==> flow/design.v <==
`timescale 1ns / 1ps
module rotator # (
    DATA_WIDTH = 12,
    ANGLE_WIDTH = 16,
    ITERATION = 0,
    TAN_ANGLE = 0
)
(
    input clock, 
    input reset,
    input [1:0] quarter_in,
    input signed [DATA_WIDTH:0] x_in,
    input signed [DATA_WIDTH:0] y_in,
    input signed [ANGLE_WIDTH:0] z_in,
    output [1:0] quarter_out,
    output signed [DATA_WIDTH:0] x_out,
    output signed [DATA_WIDTH:0] y_out,
    output signed [ANGLE_WIDTH:0] z_out
);
    function signed [DATA_WIDTH:0] shift_register(
        input signed [DATA_WIDTH:0] register, 
        input integer n
    );
        integer i;
        begin
            shift_register = register;
            for (i = 0; i < n; i++) begin
                shift_register = {register[DATA_WIDTH], shift_register[DATA_WIDTH:1]};
            end
        end
    endfunction
    logic signed [DATA_WIDTH:0] Xd, Yd;
    assign Xd = shift_register(x_in, ITERATION);
    assign Yd = shift_register(y_in, ITERATION);   
    logic signed [DATA_WIDTH:0] X, Y; 
    logic signed [ANGLE_WIDTH:0] Z; 
    logic [1:0] Q;
    always_ff @(posedge clock) begin
        Q <= quarter_in;
        if (z_in < 0) begin
            X <= x_in + Yd;
            Y <= y_in - Xd;
            Z <= z_in + TAN_ANGLE;
        end
        else begin
            X <= x_in - Yd;
            Y <= y_in + Xd;
            Z <= z_in - TAN_ANGLE;
        end   
    end    
    assign x_out = X;
    assign y_out = Y;
    assign z_out = Z;    
    assign quarter_out = Q;
endmodule
`timescale 1ns / 1ps
module cordic_chain #(
    DATA_WIDTH = 12,
    ANGLE_WIDTH = 16,
    ITERATIONS = 16
)
(
    input clock,
    input reset,
    input [1:0] quarter_in,
    input signed [DATA_WIDTH:0] x_in,
    input signed [DATA_WIDTH:0] y_in,
    input signed [DATA_WIDTH:0] angle_in,
    output signed [DATA_WIDTH:0] x_out,
    output signed [DATA_WIDTH:0] y_out, 
    output [1:0] quarter_out 
 );
    logic [1:0] quarters [ITERATIONS:0];
    logic signed [DATA_WIDTH:0] xs [ITERATIONS:0];
    logic signed [DATA_WIDTH:0] ys [ITERATIONS:0];
    logic signed [ANGLE_WIDTH:0] zs [ITERATIONS:0];   
    assign quarters[0] = quarter_in;
    assign xs[0] = x_in;
    assign ys[0] = y_in;
    assign zs[0] = {1'b0, angle_in[DATA_WIDTH-1:0], 4'b0000};
    function [ANGLE_WIDTH:0] tan_angle; 
        input [3:0] iteration;
        begin
            case (iteration)
            4'b0000: tan_angle = 17'd25736;  
            4'b0001: tan_angle = 17'd15192;  
            4'b0010: tan_angle = 17'd8028;  
            4'b0011: tan_angle = 17'd4074;  
            4'b0100: tan_angle = 17'd2045;  
            4'b0101: tan_angle = 17'd1024;  
            4'b0110: tan_angle = 17'd512;  
            4'b0111: tan_angle = 17'd256;  
            4'b1000: tan_angle = 17'd128;  
            4'b1001: tan_angle = 17'd64;  
            4'b1010: tan_angle = 17'd32;  
            4'b1011: tan_angle = 17'd16;  
            4'b1100: tan_angle = 17'd8;  
            4'b1101: tan_angle = 17'd4;  
            4'b1110: tan_angle = 17'd2;  
            4'b1111: tan_angle = 17'd1;  
            endcase
        end
    endfunction
    genvar i;
    generate 
    for (i = 0; i < ITERATIONS; i++) begin
        rotator # (
            .DATA_WIDTH(DATA_WIDTH),
            .ANGLE_WIDTH(ANGLE_WIDTH),
            .ITERATION(i),
            .TAN_ANGLE(tan_angle(i))
        ) rotator_dut (
            .clock(clock),
            .reset(reset),
            .quarter_in(quarters[i]),
            .x_in(xs[i]),
            .y_in(ys[i]),
            .z_in(zs[i]),
            .quarter_out(quarters[i+1]),
            .x_out(xs[i+1]),
            .y_out(ys[i+1]),
            .z_out(zs[i+1])        
        );   
    end
    endgenerate
    assign x_out = xs[ITERATIONS];
    assign y_out = ys[ITERATIONS];
    assign quarter_out = quarters[ITERATIONS];
endmodule
`timescale 1ns / 1ps
module quarter_selector # (
    DATA_WIDTH = 12
)
(
    input clock, 
    input reset,
    input [1:0] quarter,
    input signed [DATA_WIDTH:0] x_in,
    input signed [DATA_WIDTH:0] y_in,
    output signed [DATA_WIDTH:0] x_out,
    output signed [DATA_WIDTH:0] y_out
);
logic [DATA_WIDTH:0] x_up, x_down;
logic [DATA_WIDTH:0] y_up, y_down;
assign x_up = x_in + 13'h800;
assign x_down = 13'h800 - x_in;
assign y_up = y_in + 13'h800;
assign y_down = 13'h800 - y_in;
logic [DATA_WIDTH:0] X, Y;
always_ff @(posedge clock) begin
    if (reset) begin
        X <= '0;
        Y <= '0;    
    end
    else begin
        case (quarter)
            2'b00: begin
                X <= x_up;
                Y <= y_up; 
            end
            2'b01: begin
                X <= x_down;
                Y <= y_up;                        
            end
            2'b10: begin
                X <= x_down;
                Y <= y_down;                                    
            end
            2'b11: begin
                X <= x_up;
                Y <= y_down;                                               
            end
        endcase    
    end
end
assign x_out = X;
assign y_out = Y;
endmodule
`timescale 1ns / 1ps
module phase_controller # (
    PHASE_WIDTH = 13
) 
(
    input clock, 
    input reset,
    output [PHASE_WIDTH-1:0] phase,
    output [1:0] quadrant   
);
localparam frequence_fraction = 8'd56;
localparam frequence_reverse_fraction = 8'd100 - frequence_fraction;
localparam phase_90 = 13'd3216;
localparam base_step = 2'd1;
localparam extended_step = 2'd2;
typedef enum logic [1:0] {
    QUADRANT_I, 
    QUADRANT_II,
    QUADRANT_III,
    QUADRANT_IV
} quadrant_state;
logic [PHASE_WIDTH-1:0] phase_out;
logic inc_en; 
logic counter_reset;
logic [15:0] counter;
always_ff @(posedge clock) begin
    if (reset) begin
        counter <= '0;
        inc_en <= '0;
    end
    else if (counter_reset) begin
        counter <= '0;
    end
    else begin
        if (counter >= 8'd100) begin
            inc_en <= '1;
            counter <= counter - frequence_reverse_fraction;
        end
        else begin
            inc_en <= '0;
            counter <= counter + frequence_fraction;
        end
    end
end
quadrant_state quadrant_out;
logic [15:0] angle_counter;
assign quadrant = quadrant_out;
assign phase = phase_out;
always_ff @(posedge clock) begin
    if (reset) begin
        quadrant_out <= QUADRANT_I;
        phase_out <= '0;
        angle_counter <= '0;
    end
    else case (quadrant_out)
        QUADRANT_I: begin
            if (angle_counter >= phase_90) begin
                quadrant_out <= QUADRANT_II;
                angle_counter <= '0;                
            end
            else begin
                if (inc_en) begin
                    phase_out <= phase_out + extended_step;
                    angle_counter <= angle_counter + extended_step;
                end
                else begin
                    phase_out <= phase_out + base_step;
                    angle_counter <= angle_counter + base_step;
                end
            end
        end
        QUADRANT_II: begin
            if (angle_counter >= phase_90) begin
                quadrant_out <= QUADRANT_III;
                angle_counter <= '0;                
            end
            else begin
                if (inc_en) begin
                    phase_out <= phase_out - extended_step;
                    angle_counter <= angle_counter + extended_step;
                end
                else begin
                    phase_out <= phase_out - base_step;
                    angle_counter <= angle_counter + base_step;
                end
            end           
        end
        QUADRANT_III: begin
            if (angle_counter >= phase_90) begin
                quadrant_out <= QUADRANT_IV;
                angle_counter <= '0;                
            end
            else begin
                if (inc_en) begin
                    phase_out <= phase_out + extended_step;
                    angle_counter <= angle_counter + extended_step;
                end
                else begin
                    phase_out <= phase_out + base_step;
                    angle_counter <= angle_counter + base_step;
                end
            end        
        end
        QUADRANT_IV: begin
            if (angle_counter >= phase_90) begin
                quadrant_out <= QUADRANT_I;
                angle_counter <= '0;                
            end
            else begin
                if (inc_en) begin
                    phase_out <= phase_out - extended_step;
                    angle_counter <= angle_counter + extended_step;
                end
                else begin
                    phase_out <= phase_out - base_step;
                    angle_counter <= angle_counter + base_step;
                end
            end                                 
        end
    endcase
end
always_ff @(posedge clock) begin
    if (reset) begin
        counter_reset <= '0;
    end
    else if (angle_counter >= phase_90) begin
        counter_reset <= '1;
    end
    else begin
        counter_reset <= '0;
    end
end
endmodule
`timescale 1ns / 1ps
module cordic # (
    DATA_WIDTH = 12
)
(
    input clock,
    input reset,    
    output signed [DATA_WIDTH:0] sine,
    output signed [DATA_WIDTH:0] cosine
);
    localparam A = 16'h04DB;  
    logic [DATA_WIDTH:0] phase;
    logic [1:0] quarter;
    logic signed [DATA_WIDTH:0] x0;
    logic signed [DATA_WIDTH:0] y0;
    assign x0 = A;
    assign y0 = '0;
    phase_controller # (
        .PHASE_WIDTH(13)
    ) phase_controller_dut (
        .clock(clock),
        .reset(reset),
        .phase(phase),
        .quadrant(quarter)
    );
    logic signed [DATA_WIDTH:0] x_out;
    logic signed [DATA_WIDTH:0] y_out;
    logic [1:0] quarter_out;
    cordic_chain # (
        .DATA_WIDTH(12),
        .ANGLE_WIDTH(16),
        .ITERATIONS(16)
    ) cordic_chain_dut (
        .clock(clock),
        .reset(reset),
        .quarter_in(quarter),
        .x_in(x0),
        .y_in(y0),
        .angle_in(phase),        
        .x_out(x_out),
        .y_out(y_out),
        .quarter_out(quarter_out)        
    );
    quarter_selector # (
        .DATA_WIDTH(12)
    ) quarter_selector_dut (
        .clock(clock),
        .reset(reset),
        .quarter(quarter_out),
        .x_in(x_out),
        .y_in(y_out),
        .x_out(cosine),
        .y_out(sine)
    );
endmodule
==> flow/run.sh <==
#!/bin/bash
# the make line also repeats each setting of config.mk as NAME=value (left out here)
make -C /OpenROAD-flow-scripts/flow DESIGN_CONFIG=/design/flow/config.mk WORK_HOME=/design/flow/orfs CLKGATE_MAP_FILE= finish
==> flow/config.mk <==
export PLATFORM = sky130hd
export DESIGN_NAME = cordic
export DESIGN_NICKNAME = cordic
export VERILOG_FILES = /design/flow/design.v
export SDC_FILE = /design/flow/constraint.sdc
export NUM_CORES = 4
export LEC_CHECK = 0
export CAP_MARGIN = 20
export CELL_PAD_IN_SITES_DETAIL_PLACEMENT = 1
export CORE_MARGIN = 4
export CORE_UTILIZATION = 49
export GPL_TIMING_DRIVEN = 1
export MIN_ROUTING_LAYER = met2
export PLACE_DENSITY = 0.6
export SETUP_SLACK_MARGIN = 0.11
export SLEW_MARGIN = 10
==> flow/constraint.sdc <==
create_clock -name core_clock -period 2.04 [get_ports {clock}]
set_input_delay 0.4080 -clock core_clock [delete_from_list [all_inputs] [get_ports {clock}]]
set_output_delay 0.4080 -clock core_clock [all_outputs]
set_load 0.01 [all_outputs]
==> changes_impl.md, run 1 <==
### Implementation results

- Result of the run: stopped before the end
- Last stage: clock tree synthesis
- First error message: [ERROR DPL-0033] detailed placement checks failed during check placement.
- Multiplexer share: 1.10%
- Share of Yosys cell area claimed by the top area cell type: 35.5%
- Simple-gate portion of the synthesized area: 11.7%
- Area figure in the yosys stat output: 39,000 µm²
- Mean post-synth cell area: 9.30 µm²
- Die footprint: 84,100 µm²
- Post-synth ARST share: 0%
- Top cells, area: sky130_fd_sc_hd__dfxtp_1 35%, sky130_fd_sc_hd__ha_1 17%, sky130_fd_sc_hd__xnor2_1 7.7%
- Post-synthesis share of cell area spent on full adders, half adders and majority gates: 19.4%
- Library cell with the highest instance count after synthesis: sky130_fd_sc_hd__dfxtp_1
- Area after detailed placement: 49,500 µm²
- Cell area after technology mapping: 39,000 µm²
- Floorplan die width: 290 µm
- Count of flip-flops with a built-in enable after synthesis: 0
- XOR Share, Synth: 11.5%
- I/O Pins: 28
- Total of flip-flops plus latches after synthesis: 690
- Commonest cells in the synthesized netlist: 690 x sky130_fd_sc_hd__dfxtp_1, 539 x sky130_fd_sc_hd__ha_1, 368 x sky130_fd_sc_hd__nor2_1
- Number of distinct library cell variants in the gate-level netlist after synthesis: 71
- Part of the Yosys area used for sequential elements: 35.5%
- Placeable core region: 78,900 µm²
- Synthesized-area fraction occupied by ao, oa, aoi and oai cells: 18.0%
- Standard-cell rows: 103
- Vert. Die Dim: 290 µm
- Worst setup slack before clock tree synthesis: -695 ps
- Dominant kind of combinational cell: adder cells
- Synthesis Warnings: 27
- # port buffers: 27
- Cell type with the largest total area: sky130_fd_sc_hd__dfxtp_1
- Detailed placer's ending HPWL: 90.8 mm
- Instance count of the mapped netlist: 4,190
- Effective utilization at floorplan: 49.4%
- Number of cells in Yosys stat: 4,190
- Predominant post-synthesis flop cell: sky130_fd_sc_hd__dfxtp_1
- GP Congestion: 0.855
==> per-stage QoR <==
stage | instances | utilization, % | hold slack [ps]
2_1_floorplan | 4193 | - | 310
3_3_place_gp | 6173 | 62.8 | 310
3_5_place_dp | 6173 | 62.8 | 313
==> inputs of run 2 (changes only) <==
- CELL_PAD_IN_SITES_DETAIL_PLACEMENT: 1 -> 2
- CORE_ASPECT_RATIO: not set -> 0.55
- CORE_MARGIN: 4 -> 2
- CORE_UTILIZATION: 49 -> 50
- CTS_CLUSTER_DIAMETER: not set -> 23
- CTS_CLUSTER_SIZE: not set -> 72
- GPL_TIMING_DRIVEN: 1 -> 0
- MIN_ROUTING_LAYER: met2 -> not set
- PLACE_DENSITY: 0.6 -> not set
- SETUP_SLACK_MARGIN: 0.11 -> -0.13
- SLEW_MARGIN: 10 -> 20
- TNS_END_PERCENT: not set -> 25
- clock period: 2.04 -> 4.49 ns (I/O delays scaled with it)
==> run 2 against run 1 <==
  * The flow stops in detailed placement
  * Synthesized cell count did not move
  * Area after synthesis did not move
  * Die size fell by 4.5%
==> changes_impl.md, run 2 <==
### Implementation results

- Multiplexer share: 1.10% (unchanged)
- Total of flip-flops plus latches after synthesis: 690 (unchanged)
- Count of flip-flops with a built-in enable after synthesis: 0 (unchanged)
- Effective utilization at floorplan: 50.8% (was 49.4%)
- Vert. Die Dim: 211 µm (was 290 µm)
- Synthesis Warnings: 27 (unchanged)
- Post-synth ARST share: 0% (unchanged)
- # port buffers: 26 (was 27)
- Area figure in the yosys stat output: 39,000 µm² (unchanged)
- Share of Yosys cell area claimed by the top area cell type: 35.5% (unchanged)
- XOR Share, Synth: 11.5% (unchanged)
- Predominant post-synthesis flop cell: sky130_fd_sc_hd__dfxtp_1 (unchanged)
- Floorplan die width: 380 µm (was 290 µm)
- Simple-gate portion of the synthesized area: 11.7% (unchanged)
- I/O Pins: 28 (unchanged)
- Standard-cell rows: 75 (was 103)
- Number of distinct library cell variants in the gate-level netlist after synthesis: 71 (unchanged)
- Part of the Yosys area used for sequential elements: 35.5% (unchanged)
- Cell type with the largest total area: sky130_fd_sc_hd__dfxtp_1 (unchanged)
- Mean post-synth cell area: 9.30 µm² (unchanged)
- Last stage: detailed placement (was clock tree synthesis)
- Cell area after technology mapping: 39,000 µm² (unchanged)
- Placeable core region: 76,700 µm² (was 78,900 µm²)
- First error message: [ERROR DPL-0033] detailed placement checks failed during check placement. (unchanged)
- Post-synthesis share of cell area spent on full adders, half adders and majority gates: 19.4% (unchanged)
- GP Congestion: 0.934 (was 0.855)
- Die footprint: 80,300 µm² (was 84,100 µm²)
- Dominant kind of combinational cell: adder cells (unchanged)
- Result of the run: stopped before the end (unchanged)
- Synthesized-area fraction occupied by ao, oa, aoi and oai cells: 18.0% (unchanged)
- Library cell with the highest instance count after synthesis: sky130_fd_sc_hd__dfxtp_1 (unchanged)
- Top cells, area: sky130_fd_sc_hd__dfxtp_1 35%, sky130_fd_sc_hd__ha_1 17%, sky130_fd_sc_hd__xnor2_1 7.7% (unchanged)
- Instance count of the mapped netlist: 4,190 (unchanged)
- Number of cells in Yosys stat: 4,190 (unchanged)
- Commonest cells in the synthesized netlist: 690 x sky130_fd_sc_hd__dfxtp_1, 539 x sky130_fd_sc_hd__ha_1, 368 x sky130_fd_sc_hd__nor2_1 (unchanged)
[run 2: stage by stage]
| stage | area, µm² | cells | setup TNS, ps | hold slack [ps] | setup WS (ps) |
|---|---|---|---|---|---|
| floorplan | 39000 | 4193 | 0 | 310 | 1230 |
| global placement | 40500 | 5258 | -30.5 | 310 | -30.5 |
==> inputs of run 3 (changes only) <==
- CELL_PAD_IN_SITES_DETAIL_PLACEMENT: 2 -> not set
- CORE_ASPECT_RATIO: 0.55 -> 0.72
- CORE_UTILIZATION: 50 -> 66
- CTS_CLUSTER_DIAMETER: 23 -> not set
- CTS_CLUSTER_SIZE: 72 -> 57
- GPL_TIMING_DRIVEN: 0 -> not set
- MAX_ROUTING_LAYER: not set -> met4
- PLACE_DENSITY_LB_ADDON: not set -> 0.0
- SETUP_SLACK_MARGIN: -0.13 -> 1.22
- TNS_END_PERCENT: 25 -> 5
- clock period: 4.49 -> 4.84 ns (I/O delays scaled with it)
==> run 3 against run 2 <==
  * The run now finishes clean
  * Area after synthesis unchanged
  * Die size fell by 24%
  * Synthesized cell count is the same
==> changes_impl.md, run 3 <==
## Flow update

- Result of the run: complete, no violations (was stopped before the end)
- Largest net degree at the start of global routing: 31
- Arrival time reported for the critical path endpoint: 3860 ps
- Number of cells in Yosys stat: 4,190 (unchanged)
- End point of the most critical hold path: cordic_chain_dut.genblk1[7].rotator_dut.Z[7]
- Commonest cells in the synthesized netlist: 690 x sky130_fd_sc_hd__dfxtp_1, 539 x sky130_fd_sc_hd__ha_1, 368 x sky130_fd_sc_hd__nor2_1 (unchanged)
- Clock tree from TritonCTS: built
- Rel. slew slack: 39.1%
- Part of the Yosys area used for sequential elements: 35.5% (unchanged)
- Top cells, area: sky130_fd_sc_hd__dfxtp_1 35%, sky130_fd_sc_hd__ha_1 17%, sky130_fd_sc_hd__xnor2_1 7.7% (unchanged)
- Final worst path period need: 3370 ps
- Via count normalized by instance count: 5.68
- Antenna Nets Post-Route: 0
- Number of pins with negative max-slew slack in the final report: 0
- Kind of launch point of the worst setup path: flip-flop
- Final standard cell count with taps included and fillers excluded: 5,065
- Grt ovf: 0
- Number of cells traversed by the worst hold path: 0
- Synthesized-area fraction occupied by ao, oa, aoi and oai cells: 18.0% (unchanged)
- Multiplexer share: 1.10% (unchanged)
- I/O Pins: 28 (unchanged)
- Via count of the first global-routing pass: 27,300
- H-tree depth: 3
- CP Launch Point: cordic_chain_dut.genblk1[9].rotator_dut.Z[16]
- Detailed placer's ending HPWL: 57.8 mm
- Clock buffers created by TritonCTS: 69
- Placeable core region: 58,300 µm² (was 76,700 µm²)
- Nets: 4,821
- Upper clock frequency limit: 297 MHz
- Path depth of the worst reg2reg path: 10
- Drt first-iter violations: 1,770
- Simple-gate portion of the synthesized area: 11.7% (unchanged)
- Launching point of the worst reg2reg path: cordic_chain_dut.genblk1[9].rotator_dut.Z[16]
- Cell area after technology mapping: 39,000 µm² (unchanged)
- Slew at the pin closest to its max-slew limit: 913 ps
- Number of buffers inserted for hold repair after clock tree synthesis: 0
- Total number of vias: 28,800
- Met2 layer wire length in the routed design: 32.7 mm
- Dominant kind of combinational cell: adder cells (unchanged)
- Data required time at the worst endpoint: 5340 ps
- Die footprint: 61,000 µm² (was 80,300 µm²)
- Share of Yosys cell area claimed by the top area cell type: 35.5% (unchanged)
- Predominant post-synthesis flop cell: sky130_fd_sc_hd__dfxtp_1 (unchanged)
- Setup repair after global routing missed its margin: false
- Maximum capacitance violations: 0
- Family with the most delay on the worst path: AND-OR/OR-AND gates
- Setup tns final: 0 ps
- Clock latency of the later-clocked register in the worst-skew pair: 610 ps
- Uppermost layer routed: met4
- RR Endpoint: cordic_chain_dut.genblk1[10].rotator_dut.X[12]
- CTS Buffer Depth: 3
- DRC violations left: 0
- Library cell contributing the largest single delay on the critical path: sky130_fd_sc_hd__a2111oi_1
- Number of distinct library cell variants in the gate-level netlist after synthesis: 71 (unchanged)
- Critical path cell sequence: inv_1 > nor2_1 > a21oi_1 > ha_1 > a21oi_1 > o21ai_0 > a2111oi_1 > o41ai_1 > a21oi_1 > xnor3_1
- Overall fraction of global-route tracks in use: 26.1%
- Synthesis Warnings: 27 (unchanged)
- Total routed wirelength: 76.7 mm
- # port buffers: 27 (was 26)
- Worst min path class: reg -> reg
- Mean post-synth cell area: 9.30 µm² (unchanged)
- Top fanout value on the critical path: 14
- Worst reg2reg setup slack: 1470 ps
- Count of flip-flops with a built-in enable after synthesis: 0 (unchanged)
- Post-synth ARST share: 0% (unchanged)
- Routed metal-1 wirelength: 39.5 mm
- Cell type with the largest total area: sky130_fd_sc_hd__dfxtp_1 (unchanged)
- Setup violators final: 0
- Global-route wire length before repair: 131 mm
- Dpl cells: 4,939
- WL/cell: 15.1 µm
- XOR Share, Synth: 11.5% (unchanged)
- Final count of hold timing violations: 0
- Critical path's largest stage delay: 730 ps
- Buffers inserted by post-CTS timing repair: 0
- Routed wl met3: 2.87 mm
- GP Congestion: 0.862 (was 0.934)
- Fillers: 4,485
- Final critical-path share of the clock period: 69.6%
- Number of logic stages on the critical path including buffering: 10
- Standard-cell rows: 75 (unchanged)
- Cell mode on critical path: sky130_fd_sc_hd__a21oi_1
- Hold Crit Start: cordic_chain_dut.genblk1[6].rotator_dut.Z[7]
- Root buffer selected by CTS: sky130_fd_sc_hd__clkbuf_16
- Tool warnings: 62
- Area figure in the yosys stat output: 39,000 µm² (unchanged)
- Synthesis-to-finish area growth: 8.96%
- Worst Setup EP: cordic_chain_dut.genblk1[10].rotator_dut.X[12]
- Endpoint class of the critical path: flip-flop
- Effective utilization at floorplan: 66.8% (was 50.8%)
- Start-to-end type of the worst setup path: reg -> reg
- Post-synthesis share of cell area spent on full adders, half adders and majority gates: 19.4% (unchanged)
- Setup Skew: 19.3 ps
- CP Buf/Inv Count: 1
- Library cell with the highest instance count after synthesis: sky130_fd_sc_hd__dfxtp_1 (unchanged)
- Floorplan die width: 290 µm (was 380 µm)
- Number of optimization iterations in the first detailed-route pass: 5
- Initial antenna violation count: 0
- Total of flip-flops plus latches after synthesis: 690 (unchanged)
- Instance count of the mapped netlist: 4,190 (unchanged)
- Clock slew at the register clock pins of the worst setup and hold paths: 70 ps
- Clock Sinks: 690
- Vert. Die Dim: 210 µm (was 211 µm)
- Antenna diodes: 0
## run 3: area by class of cell
cell class | count | area, µm² | area share, %
repair buffers | 34 | 318 | 0.749
well taps | 770 | 963 | 2.27
multi-input cells | 3202 | 24000 | 56.6
inverters | 243 | 912 | 2.15
clock buffers | 92 | 2020 | 4.75
clock inverters | 34 | 397 | 0.935
flip-flops and latches | 690 | 13800 | 32.5
## run 3: timing repair
item                                   in CTS  in global routing
gates resized                               0                  1
endpoints found under the hold margin       0                  0
setup endpoints to repair                   0                  1
## run 3: layer usage
layer  track usage [%]  up-vias
li1                  -    15000
met1              36.5    13200
met2              40.0      515
met3              3.16      114
met4              6.86        0
met5                 -        -
## run 3: through the flow
stage | util [%] | hold WS [ps] | cell area (µm²) | setup slack [ps]
6_report | 72.8 | 318 | 42400 | 1470
5_1_grt | 72.8 | 329 | 42400 | 1230
4_1_cts | 72.8 | 322 | 42400 | 1500
3_5_place_dp | 68.7 | 312 | 40000 | 1510
3_3_place_gp | 68.7 | 310 | 40000 | 1540
2_1_floorplan | - | 310 | 39000 | 1580
==> inputs of run 4 (changes only) <==
- ABC_AREA: not set -> 0
- CAP_MARGIN: 20 -> 15
- CELL_PAD_IN_SITES_DETAIL_PLACEMENT: not set -> 2
- CELL_PAD_IN_SITES_GLOBAL_PLACEMENT: not set -> 1
- CORE_ASPECT_RATIO: 0.72 -> 1.71
- CORE_MARGIN: 2 -> 9
- CORE_UTILIZATION: 66 -> 21
- CTS_CLUSTER_DIAMETER: not set -> 196
- CTS_CLUSTER_SIZE: 57 -> 10
- GPL_ROUTABILITY_DRIVEN: not set -> 0
- GPL_TIMING_DRIVEN: not set -> 1
- HOLD_SLACK_MARGIN: not set -> -0.07
- MIN_ROUTING_LAYER: not set -> met2
- PLACE_DENSITY_LB_ADDON: 0.0 -> 0.02
- SETUP_SLACK_MARGIN: 1.22 -> 0.32
- TNS_END_PERCENT: 5 -> 65
- clock period: 4.84 -> 5.63 ns (I/O delays scaled with it)
==> run 4 against run 3 <==
  * Maximum frequency decreased by 10%
  * Synthesized cell count is the same
  * Critical endpoint is now cordic_chain_dut.genblk1[9].rotator_dut.X[12]
  * Design area up 4.1%
==> changes_impl.md, run 4 <==
## Flow update

- Result of the run: complete, no violations (unchanged)
- Overall fraction of global-route tracks in use: 20.8% (was 26.1%)
- Die footprint: 202,000 µm² (was 61,000 µm²)
- Clock tree from TritonCTS: built (unchanged)
- Total of flip-flops plus latches after synthesis: 690 (unchanged)
- Worst Setup EP: cordic_chain_dut.genblk1[9].rotator_dut.X[12] (was cordic_chain_dut.genblk1[10].rotator_dut.X[12])
- Drt first-iter violations: 3,651 (was 1,770)
- CP Buf/Inv Count: 1 (unchanged)
- CTS Buffer Depth: 3 (unchanged)
- Fillers: 20,600 (was 4,485)
- Largest net degree at the start of global routing: 36 (was 31)
- Via count of the first global-routing pass: 49,300 (was 27,300)
- Setup Skew: 29.8 ps (was 19.3 ps)
- Number of cells in Yosys stat: 4,190 (unchanged)
- Cell area after technology mapping: 39,000 µm² (unchanged)
- XOR Share, Synth: 11.5% (unchanged)
- Vert. Die Dim: 581 µm (was 210 µm)
- Global route hottest layer: met2 (unchanged)
- End point of the most critical hold path: cordic_chain_dut.genblk1[8].rotator_dut.Z[1] (was cordic_chain_dut.genblk1[7].rotator_dut.Z[7])
- Nets: 4,840 (was 4,821)
- Number of pins with negative max-slew slack in the final report: 0 (unchanged)
- DRC violations left: 0 (unchanged)
- I/O Pins: 28 (unchanged)
- Cell type with the largest total area: sky130_fd_sc_hd__dfxtp_1 (unchanged)
- Final worst path period need: 3760 ps (was 3370 ps)
- Standard-cell rows: 206 (was 75)
- Post-route core utilization: 24.0% (was 72.8%)
- Mean post-synth cell area: 9.30 µm² (unchanged)
- Setup violators final: 0 (unchanged)
- Area figure in the yosys stat output: 39,000 µm² (unchanged)
- Total number of vias: 41,200 (was 28,800)
- CP Launch Point: cordic_chain_dut.genblk1[8].rotator_dut.Z[16] (was cordic_chain_dut.genblk1[9].rotator_dut.Z[16])
- Critical path cell sequence: inv_1 > a21oi_1 > ha_1 > o21a_1 > a2111oi_1 > o41ai_1 > a21oi_1 > xnor2_1 (was inv_1 > nor2_1 > a21oi_1 > ha_1 > a21oi_1 > o21ai_0 > a2111oi_1 > o41ai_1 > a21oi_1 > xnor3_1)
- Worst min path class: reg -> reg (unchanged)
- Number of buffers inserted for hold repair after clock tree synthesis: 0 (unchanged)
- Commonest cells in the synthesized netlist: 690 x sky130_fd_sc_hd__dfxtp_1, 539 x sky130_fd_sc_hd__ha_1, 368 x sky130_fd_sc_hd__nor2_1 (unchanged)
- H-tree depth: 3 (unchanged)
- Antenna Nets Post-Route: 0 (unchanged)
- WL/cell: 20.4 µm (was 15.1 µm)
- Clock latency of the later-clocked register in the worst-skew pair: 690 ps (was 610 ps)
- Final critical-path share of the clock period: 66.7% (was 69.6%)
- # port buffers: 27 (unchanged)
- Floorplan die width: 347 µm (was 290 µm)
- Buffers inserted by post-CTS timing repair: 0 (unchanged)
- Launching point of the worst reg2reg path: cordic_chain_dut.genblk1[8].rotator_dut.Z[16] (was cordic_chain_dut.genblk1[9].rotator_dut.Z[16])
- Via count normalized by instance count: 6.18 (was 5.68)
- Clock Sinks: 690 (unchanged)
- Synthesis-to-finish area growth: 13.4% (was 8.96%)
- Global-route wire length before repair: 207 mm (was 131 mm)
- Setup tns final: 0 ps (unchanged)
- Data required time at the worst endpoint: 6250 ps (was 5340 ps)
- Final standard cell count with taps included and fillers excluded: 6,658 (was 5,065)
- Final worst-path setup slack: 1870 ps (was 1470 ps)
- Simple-gate portion of the synthesized area: 11.7% (unchanged)
- Detailed placer's ending HPWL: 106 mm (was 57.8 mm)
- Library cell with the highest instance count after synthesis: sky130_fd_sc_hd__dfxtp_1 (unchanged)
- Placeable core region: 184,000 µm² (was 58,300 µm²)
- Initial antenna violation count: 0 (unchanged)
- Tool warnings: 64 (was 62)
- Met2 track demand over resource in global routing: 30.7% (was 40.0%)
- Path depth of the worst reg2reg path: 8 (was 10)
- Count of flip-flops with a built-in enable after synthesis: 0 (unchanged)
- Cell mode on critical path: sky130_fd_sc_hd__a21oi_1 (unchanged)
- Family with the most delay on the worst path: AND-OR/OR-AND gates (unchanged)
- Effective utilization at floorplan: 21.1% (was 66.8%)
- Top fanout value on the critical path: 15 (was 14)
- RR Endpoint: cordic_chain_dut.genblk1[9].rotator_dut.X[12] (was cordic_chain_dut.genblk1[10].rotator_dut.X[12])
- Share of Yosys cell area claimed by the top area cell type: 35.5% (unchanged)
- Arrival time reported for the critical path endpoint: 4370 ps (was 3860 ps)
- Endpoint class of the critical path: flip-flop (unchanged)
- Number of optimization iterations in the first detailed-route pass: 8 (was 5)
- Post-synthesis share of cell area spent on full adders, half adders and majority gates: 19.4% (unchanged)
- Synthesized-area fraction occupied by ao, oa, aoi and oai cells: 18.0% (unchanged)
- Instance count of the mapped netlist: 4,190 (unchanged)
- Hold Crit Start: cordic_chain_dut.genblk1[7].rotator_dut.Z[1] (was cordic_chain_dut.genblk1[6].rotator_dut.Z[7])
- Upper clock frequency limit: 266 MHz (was 297 MHz)
- Post-synth ARST share: 0% (unchanged)
- Worst reg2reg setup slack: 1870 ps (was 1470 ps)
- Worst setup slack before clock tree synthesis: 1810 ps (was 1510 ps)
- Global routing usage on met3: 19.1% (was 3.16%)
- Number of cells upsized or downsized after cts: 0 (unchanged)
- Clock slew at the register clock pins of the worst setup and hold paths: 60 ps (was 70 ps)
- Number of cells traversed by the worst hold path: 0 (unchanged)
- Met1 track utilization from global routing: 0% (was 36.5%)
- Library cell contributing the largest single delay on the critical path: sky130_fd_sc_hd__a2111oi_1 (unchanged)
- Start-to-end type of the worst setup path: reg -> reg (unchanged)
- Part of the Yosys area used for sequential elements: 35.5% (unchanged)
- Number of logic stages on the critical path including buffering: 8 (was 10)
- Dpl cells: 6,571 (was 4,939)
- Clock buffers created by TritonCTS: 78 (was 69)
- Predominant post-synthesis flop cell: sky130_fd_sc_hd__dfxtp_1 (unchanged)
- Dominant kind of combinational cell: adder cells (unchanged)
- Total routed wirelength: 136 mm (was 76.7 mm)
- Final count of hold timing violations: 0 (unchanged)
- Number of distinct library cell variants in the gate-level netlist after synthesis: 71 (unchanged)
- Critical path's largest stage delay: 710 ps (was 730 ps)
- Setup repair after global routing missed its margin: false (unchanged)
- Top cells, area: sky130_fd_sc_hd__dfxtp_1 35%, sky130_fd_sc_hd__ha_1 17%, sky130_fd_sc_hd__xnor2_1 7.7% (unchanged)
- Maximum capacitance violations: 0 (unchanged)
- Root buffer selected by CTS: sky130_fd_sc_hd__clkbuf_16 (unchanged)
- Kind of launch point of the worst setup path: flip-flop (unchanged)
- Rel. slew slack: 34.1% (was 39.1%)
- Grt ovf: 0 (unchanged)
- Slew at the pin closest to its max-slew limit: 988 ps (was 913 ps)
- Synthesis Warnings: 27 (unchanged)
- Multiplexer share: 1.10% (unchanged)
## run 4: metal layers
metal  vias to the layer above  wire length [µm]
met5                         -                 0
met4                         0              4640
met3                       368             39100
met2                     11100             92300
met1                     14900                 0
li1                      14800                 -
## run 4: cell type report
class	instances	area [µm²]	area share, %
inverter	243	912	2.06
sequential	690	13800	31.3
antenna	4	10.0	0.0227
timing repair buffer	44	397	0.898
clock inverter	4	46.3	0.105
multi-input combinational	3202	24000	54.4
tap	2392	2990	6.78
clock buffer	79	1980	4.48
## run 4: through the flow
step | hold WS, ps | area, µm²
finish | 324 | 44200
global route | 332 | 44200
CTS | 326 | 44200
detailed placement | 313 | 42100
global placement | 311 | 42100
floorplan | 310 | 39000
==> inputs of run 5 (changes only) <==
- ABC_AREA: 0 -> not set
- CELL_PAD_IN_SITES_DETAIL_PLACEMENT: 2 -> not set
- CELL_PAD_IN_SITES_GLOBAL_PLACEMENT: 1 -> 0
- CORE_ASPECT_RATIO: 1.71 -> not set
- CORE_MARGIN: 9 -> 6
- CORE_UTILIZATION: 21 -> 35
- CTS_CLUSTER_DIAMETER: 196 -> not set
- CTS_CLUSTER_SIZE: 10 -> not set
- GPL_ROUTABILITY_DRIVEN: 0 -> 1
- GPL_TIMING_DRIVEN: 1 -> not set
- HOLD_SLACK_MARGIN: -0.07 -> 0.05
- MAX_ROUTING_LAYER: met4 -> met5
- MIN_ROUTING_LAYER: met2 -> not set
- PLACE_DENSITY_LB_ADDON: 0.02 -> 0.11
- SETUP_SLACK_MARGIN: 0.32 -> 0.75
- SLEW_MARGIN: 20 -> 25
- TNS_END_PERCENT: 65 -> not set
- clock period: 5.63 -> 6.0 ns (I/O delays scaled with it)
==> run 5 against run 4 <==
  * Still clean on timing, DRC and antenna
  * Synthesized cell count did not move
  * Core utilization rose by 16 points
  * Final cell count fell by 13%
  * Design area fell by 1.1%
  * Maximum frequency rose by 14%
  * Global-route usage fell by 7.5 points
  * Highest routed layer unchanged
==> changes_impl.md, run 5 <==
## Flow update

- Result of the run: complete, no violations (unchanged)
- Arrival time reported for the critical path endpoint: 3850 ps (was 4370 ps)
- Antenna Nets Post-Route: 0 (unchanged)
- Maximum capacitance violations: 0 (unchanged)
- Final critical-path share of the clock period: 54.8% (was 66.7%)
- Standard-cell rows: 121 (was 206)
- Mean post-synth cell area: 9.30 µm² (unchanged)
- Clock latency of the later-clocked register in the worst-skew pair: 640 ps (was 690 ps)
- Path depth of the worst reg2reg path: 9 (was 8)
- Final worst path period need: 3290 ps (was 3760 ps)
- Upper clock frequency limit: 304 MHz (was 266 MHz)
- Number of logic stages on the critical path including buffering: 9 (was 8)
- Endpoint class of the critical path: flip-flop (unchanged)
- Cell mode on critical path: sky130_fd_sc_hd__a21oi_1 (unchanged)
- CP Launch Point: cordic_chain_dut.genblk1[8].rotator_dut.Z[16] (unchanged)
- Worst Setup EP: cordic_chain_dut.genblk1[9].rotator_dut.X[12] (unchanged)
- Post-route cell area: 43,700 µm² (was 44,200 µm²)
- End point of the most critical hold path: cordic_chain_dut.genblk1[8].rotator_dut.Z[4] (was cordic_chain_dut.genblk1[8].rotator_dut.Z[1])
- CP Buf/Inv Count: 1 (unchanged)
- Number of pins with negative max-slew slack in the final report: 0 (unchanged)
- Area figure in the yosys stat output: 39,000 µm² (unchanged)
- Data required time at the worst endpoint: 6570 ps (was 6250 ps)
- Die footprint: 119,000 µm² (was 202,000 µm²)
- I/O Pins: 28 (unchanged)
- Total of flip-flops plus latches after synthesis: 690 (unchanged)
- Top cells, area: sky130_fd_sc_hd__dfxtp_1 35%, sky130_fd_sc_hd__ha_1 17%, sky130_fd_sc_hd__xnor2_1 7.7% (unchanged)
- RR Endpoint: cordic_chain_dut.genblk1[9].rotator_dut.X[12] (unchanged)
- Clock buffers created by TritonCTS: 82 (was 78)
- Total number of vias: 28,200 (was 41,200)
- Instance count of the mapped netlist: 4,190 (unchanged)
- Setup Skew: 32.0 ps (was 29.8 ps)
- Final count of hold timing violations: 0 (unchanged)
- Setup violators final: 0 (unchanged)
- Post-synth ARST share: 0% (unchanged)
- H-tree depth: 3 (unchanged)
- Vert. Die Dim: 346 µm (was 581 µm)
- Effective utilization at floorplan: 35.5% (was 21.1%)
- Placeable core region: 110,000 µm² (was 184,000 µm²)
- Setup repair after global routing missed its margin: false (unchanged)
- Commonest cells in the synthesized netlist: 690 x sky130_fd_sc_hd__dfxtp_1, 539 x sky130_fd_sc_hd__ha_1, 368 x sky130_fd_sc_hd__nor2_1 (unchanged)
- Number of cells traversed by the worst hold path: 0 (unchanged)
- Cell type with the largest total area: sky130_fd_sc_hd__dfxtp_1 (unchanged)
- Largest net degree at the start of global routing: 45 (was 36)
- Start-to-end type of the worst setup path: reg -> reg (unchanged)
- Area after detailed placement: 40,900 µm² (was 42,100 µm²)
- Root buffer selected by CTS: sky130_fd_sc_hd__clkbuf_16 (unchanged)
- Synthesis-to-finish area growth: 12.2% (was 13.4%)
- Hold Crit Start: cordic_chain_dut.genblk1[7].rotator_dut.Z[4] (was cordic_chain_dut.genblk1[7].rotator_dut.Z[1])
- Clock tree from TritonCTS: built (unchanged)
- Tool warnings: 62 (was 64)
- WL/cell: 14.0 µm (was 20.4 µm)
- Number of cells in Yosys stat: 4,190 (unchanged)
- Share of Yosys cell area claimed by the top area cell type: 35.5% (unchanged)
- Via count normalized by instance count: 4.87 (was 6.18)
- Number of cells upsized or downsized after cts: 0 (unchanged)
- Floorplan die width: 346 µm (was 347 µm)
- Simple-gate portion of the synthesized area: 11.7% (unchanged)
- Global-route wire length before repair: 137 mm (was 207 mm)
- Library cell contributing the largest single delay on the critical path: sky130_fd_sc_hd__a2111oi_0 (was sky130_fd_sc_hd__a2111oi_1)
- Setup tns final: 0 ps (unchanged)
- Rel. slew slack: 42.0% (was 34.1%)
- Clock slew at the register clock pins of the worst setup and hold paths: 60 ps (about the same)
- Hold_ws: 321 ps (was 324 ps)
- Overall fraction of global-route tracks in use: 13.3% (was 20.8%)
- Part of the Yosys area used for sequential elements: 35.5% (unchanged)
- Buffers inserted by post-CTS timing repair: 0 (unchanged)
- Initial antenna violation count: 0 (unchanged)
- Drt first-iter violations: 1,098 (was 3,651)
- GP Congestion: 0.778
- # port buffers: 27 (unchanged)
- Critical path cell sequence: inv_1 > nor2_1 > a21oi_1 > ha_1 > o21a_1 > a2111oi_0 > o41ai_1 > a21oi_1 > xnor2_1 (was inv_1 > a21oi_1 > ha_1 > o21a_1 > a2111oi_1 > o41ai_1 > a21oi_1 > xnor2_1)
- Nets: 4,833 (was 4,840)
- Grt ovf: 0 (unchanged)
- Synthesized-area fraction occupied by ao, oa, aoi and oai cells: 18.0% (unchanged)
- Number of optimization iterations in the first detailed-route pass: 5 (was 8)
- Number of distinct library cell variants in the gate-level netlist after synthesis: 71 (unchanged)
- Number of buffers inserted for hold repair after clock tree synthesis: 0 (unchanged)
- Antenna diodes: 0 (was 4)
- Detailed placer's ending HPWL: 62.7 mm (was 106 mm)
- Slew at the pin closest to its max-slew limit: 869 ps (was 988 ps)
- Post-synthesis share of cell area spent on full adders, half adders and majority gates: 19.4% (unchanged)
- Clock Sinks: 690 (unchanged)
- Launching point of the worst reg2reg path: cordic_chain_dut.genblk1[8].rotator_dut.Z[16] (unchanged)
- Predominant post-synthesis flop cell: sky130_fd_sc_hd__dfxtp_1 (unchanged)
- Worst reg2reg setup slack: 2710 ps (was 1870 ps)
- Kind of launch point of the worst setup path: flip-flop (unchanged)
- Total routed wirelength: 81.3 mm (was 136 mm)
- CTS Buffer Depth: 3 (unchanged)
- Critical path's largest stage delay: 730 ps (was 710 ps)
- Family with the most delay on the worst path: AND-OR/OR-AND gates (unchanged)
- Dominant kind of combinational cell: adder cells (unchanged)
- Count of flip-flops with a built-in enable after synthesis: 0 (unchanged)
- DRC violations left: 0 (unchanged)
- Multiplexer share: 1.10% (unchanged)
- XOR Share, Synth: 11.5% (unchanged)
- Top fanout value on the critical path: 15 (unchanged)
- Via count of the first global-routing pass: 28,000 (was 49,300)
- Synthesis Warnings: 27 (unchanged)
- Worst min path class: reg -> reg (unchanged)
- Library cell with the highest instance count after synthesis: sky130_fd_sc_hd__dfxtp_1 (unchanged)
- Cell area after technology mapping: 39,000 µm² (unchanged)
## run 5: cell type report
cell class                 instances  area (µm²)
clock buffer                     119        2380
tap                             1476        1850
fill                           11100       65900
timing repair buffer              33         313
clock inverter                    28         419
multi-input combinational       3202       24000
inverter                         243         912
sequential                       690       13800
## run 5: stage by stage
stage	worst slack [ps]	util (%)	cells
after floorplan	2740	-	4193
after global placement	2730	37.3	5644
after detailed placement	2670	37.3	5644
after CTS	2680	39.9	5791
after global routing	2390	39.9	5791
final	2710	39.9	5791
## run 5: routing by layer
layer / track usage [%] / wire length, µm
met1: 17.1 / 39300
met5: 0 / 0
met4: 4.01 / 2330
met3: 2.24 / 2340
met2: 22.9 / 37400
==> inputs of run 6 (changes only) <==
- CAP_MARGIN: 15 -> 20
- CELL_PAD_IN_SITES_GLOBAL_PLACEMENT: 0 -> not set
- CORE_ASPECT_RATIO: not set -> 0.85
- CORE_MARGIN: 6 -> 2
- CORE_UTILIZATION: 35 -> 72
- CTS_CLUSTER_SIZE: not set -> 21
- GPL_ROUTABILITY_DRIVEN: 1 -> not set
- HOLD_SLACK_MARGIN: 0.05 -> not set
- MAX_ROUTING_LAYER: met5 -> not set
- PLACE_DENSITY: not set -> 0.6
- PLACE_DENSITY_LB_ADDON: 0.11 -> not set
- SETUP_SLACK_MARGIN: 0.75 -> 0.74
- SLEW_MARGIN: 25 -> 20
- clock period: 6.0 -> 2.78 ns (I/O delays scaled with it)
==> run 6 against run 5 <==
  * The run now fails in global routing
  * Area after synthesis unchanged
  * Synthesized cell count unchanged
  * Die size decreased by 53%
==> changes_impl.md, run 6 <==
### Implementation results

- Vert. Die Dim: 218 µm (was 346 µm)
- Worst setup slack before clock tree synthesis: 50.7 ps (was 2670 ps)
- Predominant post-synthesis flop cell: sky130_fd_sc_hd__dfxtp_1 (unchanged)
- Floorplan die width: 256 µm (was 346 µm)
- Share of Yosys cell area claimed by the top area cell type: 35.5% (unchanged)
- First error message: [ERROR DPL-0038] Utilization greater than 100%, impossible to legalize
- Total of flip-flops plus latches after synthesis: 690 (unchanged)
- Dpl cells: 4,922 (was 5,644)
- Simple-gate portion of the synthesized area: 11.7% (unchanged)
- Effective utilization at floorplan: 73.0% (was 35.5%)
- Cell type with the largest total area: sky130_fd_sc_hd__dfxtp_1 (unchanged)
- XOR Share, Synth: 11.5% (unchanged)
- Clock Sinks: 690 (unchanged)
- Commonest cells in the synthesized netlist: 690 x sky130_fd_sc_hd__dfxtp_1, 539 x sky130_fd_sc_hd__ha_1, 368 x sky130_fd_sc_hd__nor2_1 (unchanged)
- Top cells, area: sky130_fd_sc_hd__dfxtp_1 35%, sky130_fd_sc_hd__ha_1 17%, sky130_fd_sc_hd__xnor2_1 7.7% (unchanged)
- Dominant kind of combinational cell: adder cells (unchanged)
- Post-synthesis share of cell area spent on full adders, half adders and majority gates: 19.4% (unchanged)
- Count of flip-flops with a built-in enable after synthesis: 0 (unchanged)
- Number of distinct library cell variants in the gate-level netlist after synthesis: 71 (unchanged)
- Post-synth ARST share: 0% (unchanged)
- # port buffers: 27 (unchanged)
- Clock buffers created by TritonCTS: 70 (was 82)
- Multiplexer share: 1.10% (unchanged)
- CTS Buffer Depth: 3 (unchanged)
- Cell area after technology mapping: 39,000 µm² (unchanged)
- Standard-cell rows: 78 (was 121)
- Mean post-synth cell area: 9.30 µm² (unchanged)
- Synthesized-area fraction occupied by ao, oa, aoi and oai cells: 18.0% (unchanged)
- Result of the run: stopped before the end (was complete, no violations)
- Last stage: global routing
- Detailed placer's ending HPWL: 59.5 mm (was 62.7 mm)
- Root buffer selected by CTS: sky130_fd_sc_hd__clkbuf_16 (unchanged)
- Synthesis Warnings: 27 (unchanged)
- Part of the Yosys area used for sequential elements: 35.5% (unchanged)
- Placeable core region: 53,400 µm² (was 110,000 µm²)
- Area figure in the yosys stat output: 39,000 µm² (unchanged)
- Die footprint: 56,000 µm² (was 119,000 µm²)
- I/O Pins: 28 (unchanged)
- Library cell with the highest instance count after synthesis: sky130_fd_sc_hd__dfxtp_1 (unchanged)
- H-tree depth: 3 (unchanged)
- GP Congestion: 0.918 (was 0.778)
- Number of cells in Yosys stat: 4,190 (unchanged)
- Area after detailed placement: 41,500 µm² (was 40,900 µm²)
- Instance count of the mapped netlist: 4,190 (unchanged)
run 6: timing repair:
action                                  in CTS
pin swaps                                  398
cloned                                       4
gates resized                              749
endpoints found under the hold margin        0
endpoints found under the setup margin     279
buffers inserted                           331
hold buffers                                 0
run 6: through the flow:
step                      hold slack, ps  util [%]
after floorplan                      310         -
after global placement               310      77.8
after detailed placement             312      77.8
after CTS                            325      93.6
==> inputs of run 7 (changes only) <==
- CORE_ASPECT_RATIO: 0.85 -> not set
- CORE_UTILIZATION: 72 -> 40
- CTS_CLUSTER_SIZE: 21 -> not set
- SETUP_SLACK_MARGIN: 0.74 -> not set
- clock period: 2.78 -> 5.0 ns (I/O delays scaled with it)
==> run 7 against run 6 <==
  * Now clean on timing, DRC and antenna
  * Synthesized cell count unchanged
  * Die size up 78%
  * Area after synthesis unchanged
==> changes_impl.md, run 7 <==
## Flow update

- CTS Buffer Depth: 3 (unchanged)
- Count of flip-flops with a built-in enable after synthesis: 0 (unchanged)
- Drt first-iter violations: 1,437
- DRC violations left: 0
- Mean post-synth cell area: 9.30 µm² (unchanged)
- RR Endpoint: cordic_chain_dut.genblk1[10].rotator_dut.X[12]
- Total routed wirelength: 77.7 mm
- Multiplexer share: 1.10% (unchanged)
- Setup Skew: 30.5 ps
- Number of pins with negative max-slew slack in the final report: 0
- Synthesis Warnings: 27 (unchanged)
- Clock Sinks: 690 (unchanged)
- CP Buf/Inv Count: 3
- Post-synthesis share of cell area spent on full adders, half adders and majority gates: 19.4% (unchanged)
- Initial antenna violation count: 1
- Via count normalized by instance count: 5.10
- GP Congestion: 0.839 (was 0.918)
- Die footprint: 99,900 µm² (was 56,000 µm²)
- Worst min path class: reg -> reg
- Clock latency of the later-clocked register in the worst-skew pair: 620 ps
- Number of logic stages on the critical path including buffering: 12
- Library cell with the highest instance count after synthesis: sky130_fd_sc_hd__dfxtp_1 (unchanged)
- Floorplan die width: 316 µm (was 256 µm)
- Setup repair after global routing missed its margin: false
- Share of Yosys cell area claimed by the top area cell type: 35.5% (unchanged)
- Setup tns final: 0 ps
- Simple-gate portion of the synthesized area: 11.7% (unchanged)
- Dominant kind of combinational cell: adder cells (unchanged)
- # port buffers: 27 (unchanged)
- Post-synth ARST share: 0% (unchanged)
- Instance count of the mapped netlist: 4,190 (unchanged)
- Tool warnings: 62
- Number of buffers inserted for hold repair after clock tree synthesis: 0 (unchanged)
- End point of the most critical hold path: cordic_chain_dut.genblk1[9].rotator_dut.Z[5]
- Global-route wire length before repair: 131 mm
- Launching point of the worst reg2reg path: cordic_chain_dut.genblk1[9].rotator_dut.Y[10]
- Part of the Yosys area used for sequential elements: 35.5% (unchanged)
- Total of flip-flops plus latches after synthesis: 690 (unchanged)
- Worst Setup EP: cordic_chain_dut.genblk1[10].rotator_dut.X[12]
- Result of the run: complete, no violations (was stopped before the end)
- Path depth of the worst reg2reg path: 12
- Arrival time reported for the critical path endpoint: 3840 ps
- Number of cells upsized or downsized after cts: 0 (was 749)
- Slew at the pin closest to its max-slew limit: 951 ps
- WL/cell: 13.9 µm
- Clock buffers created by TritonCTS: 77 (was 70)
- Hold_ws: 300 ps
- Clock tree from TritonCTS: built
- Rel. slew slack: 34.8%
- Overall fraction of global-route tracks in use: 15.5%
- Endpoint class of the critical path: flip-flop
- Cell area after technology mapping: 39,000 µm² (unchanged)
- Library cell contributing the largest single delay on the critical path: sky130_fd_sc_hd__o21ai_0
- H-tree depth: 3 (unchanged)
- Cell type with the largest total area: sky130_fd_sc_hd__dfxtp_1 (unchanged)
- Start-to-end type of the worst setup path: reg -> reg
- Largest net degree at the start of global routing: 45
- Synthesized-area fraction occupied by ao, oa, aoi and oai cells: 18.0% (unchanged)
- Upper clock frequency limit: 300 MHz
- Maximum capacitance violations: 0
- Family with the most delay on the worst path: AND-OR/OR-AND gates
- Buffers inserted by post-CTS timing repair: 0 (was 331)
- Placeable core region: 96,600 µm² (was 53,400 µm²)
- Number of cells traversed by the worst hold path: 0
- Final count of hold timing violations: 0
- XOR Share, Synth: 11.5% (unchanged)
- Number of distinct library cell variants in the gate-level netlist after synthesis: 71 (unchanged)
- Effective utilization at floorplan: 40.3% (was 73.0%)
- Critical path cell sequence: inv_1 > ha_1 > inv_1 > ha_1 > inv_1 > o21ai_0 > ha_1 > o21a_1 > a2111oi_1 > o41ai_1 > a21oi_1 > xnor3_1
- Post-route core utilization: 44.8%
- CP Launch Point: cordic_chain_dut.genblk1[9].rotator_dut.Y[10]
- Synthesis-to-finish area growth: 11.1%
- Grt ovf: 0
- Critical path's largest stage delay: 610 ps
- Total number of vias: 28,500
- Detailed placer's ending HPWL: 60.3 mm (was 59.5 mm)
- Top fanout value on the critical path: 5
- Worst reg2reg setup slack: 1670 ps
- Commonest cells in the synthesized netlist: 690 x sky130_fd_sc_hd__dfxtp_1, 539 x sky130_fd_sc_hd__ha_1, 368 x sky130_fd_sc_hd__nor2_1 (unchanged)
- Vert. Die Dim: 316 µm (was 218 µm)
- Antenna Nets Post-Route: 0
- Final critical-path share of the clock period: 66.7%
- Hold Crit Start: cordic_chain_dut.genblk1[8].rotator_dut.Z[5]
- Setup violators final: 0
- Number of cells in Yosys stat: 4,190 (unchanged)
- Nets: 4,828
- Data required time at the worst endpoint: 5500 ps
- Clock slew at the register clock pins of the worst setup and hold paths: 60 ps
- I/O Pins: 28 (unchanged)
- Kind of launch point of the worst setup path: flip-flop
- Root buffer selected by CTS: sky130_fd_sc_hd__clkbuf_16 (unchanged)
- Top cells, area: sky130_fd_sc_hd__dfxtp_1 35%, sky130_fd_sc_hd__ha_1 17%, sky130_fd_sc_hd__xnor2_1 7.7% (unchanged)
- Predominant post-synthesis flop cell: sky130_fd_sc_hd__dfxtp_1 (unchanged)
- Final worst path period need: 3330 ps
- Standard-cell rows: 114 (was 78)
- Via count of the first global-routing pass: 27,300
- Area figure in the yosys stat output: 39,000 µm² (unchanged)
- Number of optimization iterations in the first detailed-route pass: 5
## run 7: per-layer routing
layer	wire, µm	vias to the layer above	global-route usage, %
met2	34600	335	25.6
met5	0	-	0
met1	38600	13100	21.0
met4	2190	0	4.74
li1	-	15000	-
met3	2260	120	2.24
## run 7: layout make-up
cell class	count	area, µm²
fill	9239	53300
multi-input combinational	3202	24000
sequential	690	13800
clock buffer	108	2280
tap	1276	1600
inverter	243	912
clock inverter	30	335
timing repair buffer	33	310
antenna	1	2.50
## run 7: through the flow
step | instance area, µm² | cells | setup WS (ps)
global placement | 40700 | 5444 | 1700
CTS | 43300 | 5582 | 1660
detailed placement | 40700 | 5444 | 1670
global route | 43300 | 5582 | 1360
finish | 43300 | 5583 | 1670
floorplan | 39000 | 4193 | 1740
==> inputs of run 8 (changes only) <==
- CELL_PAD_IN_SITES_DETAIL_PLACEMENT: not set -> 1
- CORE_ASPECT_RATIO: not set -> 0.98
- CORE_MARGIN: 2 -> 4
- CORE_UTILIZATION: 40 -> 49
- CTS_CLUSTER_SIZE: not set -> 76
- GPL_TIMING_DRIVEN: not set -> 0
- MIN_ROUTING_LAYER: not set -> met2
- PLACE_DENSITY: 0.6 -> not set
- PLACE_DENSITY_LB_ADDON: not set -> 0.27
- SETUP_SLACK_MARGIN: not set -> -0.09
- SLEW_MARGIN: 20 -> 10
- TNS_END_PERCENT: not set -> 95
- clock period: 5.0 -> 2.04 ns (I/O delays scaled with it)
==> run 8 against run 7 <==
  * The run now fails in global routing
  * Die size decreased by 16%
  * Synthesized cell count did not move
  * Area after synthesis did not move
==> changes_impl.md, run 8 <==
### Implementation results

- H-tree depth: 3 (unchanged)
- Cell area after technology mapping: 39,000 µm² (unchanged)
- Detailed placer's ending HPWL: 74.4 mm (was 60.3 mm)
- Part of the Yosys area used for sequential elements: 35.5% (unchanged)
- Vert. Die Dim: 287 µm (was 316 µm)
- I/O Pins: 28 (unchanged)
- Number of distinct library cell variants in the gate-level netlist after synthesis: 71 (unchanged)
- Commonest cells in the synthesized netlist: 690 x sky130_fd_sc_hd__dfxtp_1, 539 x sky130_fd_sc_hd__ha_1, 368 x sky130_fd_sc_hd__nor2_1 (unchanged)
- Clock Sinks: 690 (unchanged)
- Number of cells in Yosys stat: 4,190 (unchanged)
- Overall fraction of global-route tracks in use: 72.4%
- Instance count of the mapped netlist: 4,190 (unchanged)
- Last stage: global routing
- Post-synth ARST share: 0% (unchanged)
- Standard-cell rows: 102 (was 114)
- Floorplan die width: 293 µm (was 316 µm)
- Total of flip-flops plus latches after synthesis: 690 (unchanged)
- Top cells, area: sky130_fd_sc_hd__dfxtp_1 35%, sky130_fd_sc_hd__ha_1 17%, sky130_fd_sc_hd__xnor2_1 7.7% (unchanged)
- Grt ovf: 38
- Multiplexer share: 1.10% (unchanged)
- # port buffers: 26 (was 27)
- Number of buffers inserted for hold repair after clock tree synthesis: 0 (unchanged)
- XOR Share, Synth: 11.5% (unchanged)
- Area figure in the yosys stat output: 39,000 µm² (unchanged)
- Synthesis Warnings: 27 (unchanged)
- Die footprint: 84,100 µm² (was 99,900 µm²)
- Placeable core region: 78,900 µm² (was 96,600 µm²)
- Area after detailed placement: 41,800 µm² (was 40,700 µm²)
- Synthesized-area fraction occupied by ao, oa, aoi and oai cells: 18.0% (unchanged)
- Clock buffers created by TritonCTS: 76 (was 77)
- CTS Buffer Depth: 3 (unchanged)
- Dpl cells: 5,259 (was 5,444)
- Predominant post-synthesis flop cell: sky130_fd_sc_hd__dfxtp_1 (unchanged)
- Simple-gate portion of the synthesized area: 11.7% (unchanged)
- Dominant kind of combinational cell: adder cells (unchanged)
- Root buffer selected by CTS: sky130_fd_sc_hd__clkbuf_16 (unchanged)
- Cell type with the largest total area: sky130_fd_sc_hd__dfxtp_1 (unchanged)
- Count of flip-flops with a built-in enable after synthesis: 0 (unchanged)
- Mean post-synth cell area: 9.30 µm² (unchanged)
- Effective utilization at floorplan: 49.4% (was 40.3%)
- Result of the run: stopped before the end (was complete, no violations)
- First error message: [ERROR GRT-0116] Global routing finished with congestion. Check the congestion regions in the DRC Viewer.
- Post-synthesis share of cell area spent on full adders, half adders and majority gates: 19.4% (unchanged)
- Library cell with the highest instance count after synthesis: sky130_fd_sc_hd__dfxtp_1 (unchanged)
- GP Congestion: 0.893 (was 0.839)
- Share of Yosys cell area claimed by the top area cell type: 35.5% (unchanged)
run 8: repair_timing:
item	4_1_cts
pin swaps	441
setup buffers	365
resized	961
endpoints found under the setup margin	306
endpoints found under the hold margin	0
gates cloned	1
run 8: metrics by stage:
step	worst slack (ps)	utilization [%]	hold WS, ps
after detailed placement	-859	53.1	314
after global placement	-784	53.1	311
after floorplan	-570	-	310
after CTS	-654	65.1	308
run 8: layer usage:
metal / GRT overflow / GRT usage (%)
met5: 1 / 31.1
met4: 23 / 60.0
met3: 2 / 77.2
met2: 12 / 78.9
met1: - / -
==> inputs of run 9 (changes only) <==
- ABC_AREA: not set -> 1
- CELL_PAD_IN_SITES_DETAIL_PLACEMENT: 1 -> not set
- CORE_ASPECT_RATIO: 0.98 -> not set
- CORE_MARGIN: 4 -> 2
- CORE_UTILIZATION: 49 -> 72
- CTS_CLUSTER_DIAMETER: not set -> 394
- CTS_CLUSTER_SIZE: 76 -> not set
- GPL_TIMING_DRIVEN: 0 -> not set
- MIN_ROUTING_LAYER: met2 -> not set
- PLACE_DENSITY_LB_ADDON: 0.27 -> not set
- SETUP_SLACK_MARGIN: -0.09 -> 0.49
- SLEW_MARGIN: 10 -> 20
- TNS_END_PERCENT: 95 -> not set
- clock period: 2.04 -> 2.0 ns (I/O delays scaled with it)
==> run 9 against run 8 <==
  * The run fails in clock tree synthesis
  * Synthesized cell count up 16%
  * Area after synthesis increased by 1.7%
  * Die size shrank 32%
==> changes_impl.md, run 9 <==
### Implementation results

- Share of Yosys cell area claimed by the top area cell type: 34.9% (was 35.5%)
- Cell type with the largest total area: sky130_fd_sc_hd__dfxtp_1 (unchanged)
- Last stage: clock tree synthesis (was global routing)
- Placeable core region: 54,100 µm² (was 78,900 µm²)
- Result of the run: stopped before the end (unchanged)
- Post-synth ARST share: 0% (unchanged)
- Predominant post-synthesis flop cell: sky130_fd_sc_hd__dfxtp_1 (unchanged)
- Part of the Yosys area used for sequential elements: 34.9% (was 35.5%)
- Instance count of the mapped netlist: 4,844 (was 4,190)
- Synthesis Warnings: 27 (unchanged)
- Multiplexer share: 0% (was 1.10%)
- Dpl cells: 6,064 (was 5,259)
- Library cell with the highest instance count after synthesis: sky130_fd_sc_hd__nand2_1 (was sky130_fd_sc_hd__dfxtp_1)
- Worst setup slack before clock tree synthesis: -300 ps (was -859 ps)
- Commonest cells in the synthesized netlist: 814 x sky130_fd_sc_hd__nand2_1, 690 x sky130_fd_sc_hd__dfxtp_1, 557 x sky130_fd_sc_hd__a21oi_1 (was 690 x sky130_fd_sc_hd__dfxtp_1, 539 x sky130_fd_sc_hd__ha_1, 368 x sky130_fd_sc_hd__nor2_1)
- Area after detailed placement: 47,000 µm² (was 41,800 µm²)
- Dominant kind of combinational cell: adder cells (unchanged)
- First error message: [ERROR DPL-0038] Utilization greater than 100%, impossible to legalize (was [ERROR GRT-0116] Global routing finished with congestion. Check the congestion regions in the DRC Viewer.)
- Top cells, area: sky130_fd_sc_hd__dfxtp_1 35%, sky130_fd_sc_hd__ha_1 17%, sky130_fd_sc_hd__xor2_1 8.4% (was sky130_fd_sc_hd__dfxtp_1 35%, sky130_fd_sc_hd__ha_1 17%, sky130_fd_sc_hd__xnor2_1 7.7%)
- Synthesized-area fraction occupied by ao, oa, aoi and oai cells: 13.4% (was 18.0%)
- Number of cells in Yosys stat: 4,844 (was 4,190)
- Detailed placer's ending HPWL: 71.1 mm (was 74.4 mm)
- Mean post-synth cell area: 8.18 µm² (was 9.30 µm²)
- Post-synthesis share of cell area spent on full adders, half adders and majority gates: 19.0% (was 19.4%)
- Floorplan die width: 239 µm (was 293 µm)
- Vert. Die Dim: 239 µm (was 287 µm)
- Total of flip-flops plus latches after synthesis: 690 (unchanged)
- XOR Share, Synth: 11.2% (was 11.5%)
- I/O Pins: 28 (unchanged)
- Standard-cell rows: 85 (was 102)
- Number of distinct library cell variants in the gate-level netlist after synthesis: 52 (was 71)
- # port buffers: 27 (was 26)
- GP Congestion: 0.936 (was 0.893)
- Area figure in the yosys stat output: 39,600 µm² (was 39,000 µm²)
- Simple-gate portion of the synthesized area: 16.0% (was 11.7%)
- Effective utilization at floorplan: 73.2% (was 49.4%)
- Die footprint: 56,900 µm² (was 84,100 µm²)
- Count of flip-flops with a built-in enable after synthesis: 0 (unchanged)
- Cell area after technology mapping: 39,600 µm² (was 39,000 µm²)
